==> flow/design.v <==
`timescale 1ns / 1ps
module rotr
    #(parameter BW = 64)
    (
        input [BW - 1:0] val,     
        input [5:0] n_1,          
        input [5:0] n_2,          
        output [BW - 1:0] out
    );
    assign out = ((val >> n_1) | (val << (BW - n_1))) ^ ((val >> n_2) | (val << (BW - n_2)));
endmodule
`timescale 1ns / 1ps
module round_counter (
    input clk,               
    input load,              
    input inc,               
    output reg [3:0] dout,   
    output reg done          
);
    always @(posedge clk) begin
        if (load) begin
            dout <= 0;        
            done <= 0;
        end
        else if (inc && !done) begin
            dout <= dout + 1;        
            if (dout == 4'd11)       
                done <= 1;
        end
    end
endmodule
`timescale 1ns / 1ps
module ascon_p_serial_multiround     
     #(parameter BW = 64) (
         input clk,
         input rstn,
         input en,                        
         input en_inc,                    
         input [2:0] slice_idx,           
         input [BW-1:0] slice_in,         
         output reg [BW-1:0] slice_out,   
         output done                      
     );
    reg [BW-1:0] state [0:4];
    wire [3:0] round;
    wire [BW*5 - 1:0] next_state_w;
    always @(posedge clk or negedge rstn) begin
        if (!rstn) begin
            state[0] <= 0; state[1] <= 0; state[2] <= 0;
            state[3] <= 0; state[4] <= 0;
        end else if (en) begin
            state[slice_idx] <= slice_in;
        end 
        else if (en_inc && !done) begin
            {state[0], state[1], state[2], state[3], state[4]} <= next_state_w;
        end
    end
    wire [BW-1:0] s_rc0, s_rc1, s_rc2, s_rc3, s_rc4;
    wire [BW-1:0] s_p1_0, s_p1_1, s_p1_2, s_p1_3, s_p1_4;
    wire [BW-1:0] t0, t1, t2, t3, t4;
    wire [BW-1:0] s_p2_0, s_p2_1, s_p2_2, s_p2_3, s_p2_4;
    wire [BW-1:0] s_sub_0, s_sub_1, s_sub_2, s_sub_3, s_sub_4;
    wire [BW-1:0] s_q0, s_q1, s_q2, s_q3, s_q4;
    wire [BW-1:0] s_ld_0, s_ld_1, s_ld_2, s_ld_3, s_ld_4;
    assign s_rc0 = state[0];
    assign s_rc1 = state[1];
    assign s_rc2 = state[2] ^ {{56'd0}, (8'd240 - 8'd15 * round)};  
    assign s_rc3 = state[3];
    assign s_rc4 = state[4];
    assign s_p1_0 = s_rc0 ^ s_rc4;
    assign s_p1_4 = s_rc4 ^ s_rc3;
    assign s_p1_2 = s_rc2 ^ s_rc1;
    assign s_p1_1 = s_rc1;
    assign s_p1_3 = s_rc3;
    assign t0 = (~s_p1_0) & s_p1_1;
    assign t1 = (~s_p1_1) & s_p1_2;
    assign t2 = (~s_p1_2) & s_p1_3;
    assign t3 = (~s_p1_3) & s_p1_4;
    assign t4 = (~s_p1_4) & s_p1_0;
    assign s_p2_0 = s_p1_0 ^ t1;
    assign s_p2_1 = s_p1_1 ^ t2;
    assign s_p2_2 = s_p1_2 ^ t3;
    assign s_p2_3 = s_p1_3 ^ t4;
    assign s_p2_4 = s_p1_4 ^ t0;
    assign s_sub_1 = s_p2_1 ^ s_p2_0;
    assign s_sub_0 = s_p2_0 ^ s_p2_4;
    assign s_sub_3 = s_p2_3 ^ s_p2_2;
    assign s_sub_2 = s_p2_2 ^ {BW{1'b1}};
    assign s_sub_4 = s_p2_4;
    assign s_ld_0 = s_sub_0 ^ s_q0;
    assign s_ld_1 = s_sub_1 ^ s_q1;
    assign s_ld_2 = s_sub_2 ^ s_q2;
    assign s_ld_3 = s_sub_3 ^ s_q3;
    assign s_ld_4 = s_sub_4 ^ s_q4;
    assign next_state_w = {s_ld_0, s_ld_1, s_ld_2, s_ld_3, s_ld_4};
    reg [BW-1:0] tmp_out;
    always @(*) begin
        case (slice_idx)
            3'd0: tmp_out = state[0];
            3'd1: tmp_out = state[1];
            3'd2: tmp_out = state[2];
            3'd3: tmp_out = state[3];
            3'd4: tmp_out = state[4];
            default: tmp_out = 0;
        endcase
    end
    always @(posedge clk or negedge rstn) begin
        if (!rstn)
            slice_out <= 'd0;
        else 
            slice_out <= tmp_out;
    end
    round_counter round_ctr (
        .clk(clk),
        .load(!rstn || en),    
        .inc(en_inc),
        .dout(round),
        .done(done)
    );
    rotr ROT0(.val(s_sub_0), .n_1(19), .n_2(28), .out(s_q0));
    rotr ROT1(.val(s_sub_1), .n_1(61), .n_2(39), .out(s_q1));
    rotr ROT2(.val(s_sub_2), .n_1(1),  .n_2(6),  .out(s_q2));
    rotr ROT3(.val(s_sub_3), .n_1(10), .n_2(17), .out(s_q3));
    rotr ROT4(.val(s_sub_4), .n_1(7),  .n_2(41), .out(s_q4));
endmodule
Settings: LEC_CHECK=0, CAP_MARGIN=20, CELL_PAD_IN_SITES_DETAIL_PLACEMENT=1, CELL_PAD_IN_SITES_GLOBAL_PLACEMENT=3, CORE_MARGIN=6, CORE_UTILIZATION=44, CTS_CLUSTER_DIAMETER=126, GPL_ROUTABILITY_DRIVEN=0, GPL_TIMING_DRIVEN=1, MAX_ROUTING_LAYER=met4, SLEW_MARGIN=20; clock period 6.37 ns.
run.sh (not shown) runs the stock make flow with config.mk's settings and CLKGATE_MAP_FILE=.
Then changed:
==> flow/config.mk (replaced) <==
export PLATFORM = sky130hd
export DESIGN_NAME = ascon_p_serial_multiround
export DESIGN_NICKNAME = ascon_p_serial_multiround
export VERILOG_FILES = /design/flow/design.v
export SDC_FILE = /design/flow/constraint.sdc
export NUM_CORES = 4
export LEC_CHECK = 0
export CAP_MARGIN = 20
export CORE_MARGIN = 2
export CORE_UTILIZATION = 40
export SLEW_MARGIN = 20
==> flow/constraint.sdc (replaced) <==
create_clock -name core_clock -period 4.09 [get_ports {clk}]
set_input_delay 0.8180 -clock core_clock [delete_from_list [all_inputs] [get_ports {clk}]]
set_output_delay 0.8180 -clock core_clock [all_outputs]
set_load 0.01 [all_outputs]
=>
- The changed run went through all stages and came out clean
- sequential share of layout area drops by 0.82 points
- clock skew drops by 0.0050 ns
- non-clock buffer count climbs by 110
- critical path depth is unchanged
- synthesized area is unchanged
- routed wire length drops by a few percent


== maple ==
RTL: the design.v shown in full above, as it stands there.
Settings: LEC_CHECK=0, CAP_MARGIN=20, CORE_MARGIN=2, CORE_UTILIZATION=72, CTS_CLUSTER_DIAMETER=49, CTS_CLUSTER_SIZE=31, PLACE_DENSITY=0.95, SLEW_MARGIN=20; clock period 3.08 ns.
In the summary table, maple is marked failed, with error GRT-0232 raised in 5_1_grt.
#### Input delta (willow over maple)
-- flow/config.mk --
<<< maple, line 8
export CAP_MARGIN = 20
export CORE_MARGIN = 2
export CORE_UTILIZATION = 72
export CTS_CLUSTER_DIAMETER = 49
export CTS_CLUSTER_SIZE = 31
export PLACE_DENSITY = 0.95
export SLEW_MARGIN = 20
>>> willow, line 8
export CAP_MARGIN = 20
export CORE_MARGIN = 2
export CORE_UTILIZATION = 40
export SLEW_MARGIN = 20
==> flow/constraint.sdc <==
create_clock -name core_clock -period 4.2 [get_ports {clk}]
set_input_delay 0.8400 -clock core_clock [delete_from_list [all_inputs] [get_ports {clk}]]
set_output_delay 0.8400 -clock core_clock [all_outputs]
set_load 0.01 [all_outputs]
==> comparison <==
H-tree level count came out exactly the same in willow and maple.
Re placed cell count: maple was lower than willow.
willow was carried through to the last stage, and its layout satisfied the timing, design-rule and antenna checks.
Taking maple as the reference point, the half-perimeter wire length after placement of willow rises by about 5.4%.
Basic-gate share of the synthesized area counting and, or, nand and nor cells came out exactly the same in willow and maple.
willow vs. maple: number of CTS-inserted buffers saw an increase; die area saw an increase.
[compare] base=maple new=willow: x dimension of the die went up by 34%, hold buffer count at cts went down by 1.
Comparing willow and maple, cell resize tally after clock tree synthesis is higher on maple.
willow vs maple, post-CTS setup-driven buffer insertion count went down by 16.
Compared willow vs maple, and weighted congestion at the end of routability-driven global placement is down in willow.
Relative to willow, the following input files were edited for raven:
-- flow/config.mk --
<<< willow, line 8
export CAP_MARGIN = 20
export CORE_MARGIN = 2
export CORE_UTILIZATION = 40
export SLEW_MARGIN = 20
>>> raven, line 8
export CAP_MARGIN = 20
export CORE_MARGIN = 2
export CORE_UTILIZATION = 52
export SLEW_MARGIN = 20
==> flow/constraint.sdc <==
create_clock -name core_clock -period 4.09 [get_ports {clk}]
set_input_delay 0.8180 -clock core_clock [delete_from_list [all_inputs] [get_ports {clk}]]
set_output_delay 0.8180 -clock core_clock [all_outputs]
set_load 0.01 [all_outputs]
### Flow results
[raven] utilization rose 15 points relative to willow. Global-route usage, willow and raven: smaller value in willow.
Input-level comparison between pepper and raven:
-- flow/config.mk --
<<< raven, line 8
export CAP_MARGIN = 20
export CORE_MARGIN = 2
export CORE_UTILIZATION = 52
export SLEW_MARGIN = 20
>>> pepper, line 8
export CAP_MARGIN = 20
export CORE_MARGIN = 2
export CORE_UTILIZATION = 69
export SLEW_MARGIN = 20
==> flow/constraint.sdc <==
create_clock -name core_clock -period 4.81 [get_ports {clk}]
set_input_delay 0.9620 -clock core_clock [delete_from_list [all_inputs] [get_ports {clk}]]
set_output_delay 0.9620 -clock core_clock [all_outputs]
set_load 0.01 [all_outputs]
### Flow results
- The floorplan-stage core utilization in pepper was higher than what raven gave.
- Per the comparison of pepper with raven, clock skew went up by 0.0066 ns; utilization went up by 17 points.
- Buffers inserted during post-CTS setup optimization is higher on raven
- The run with more setup slack is pepper; raven has less.
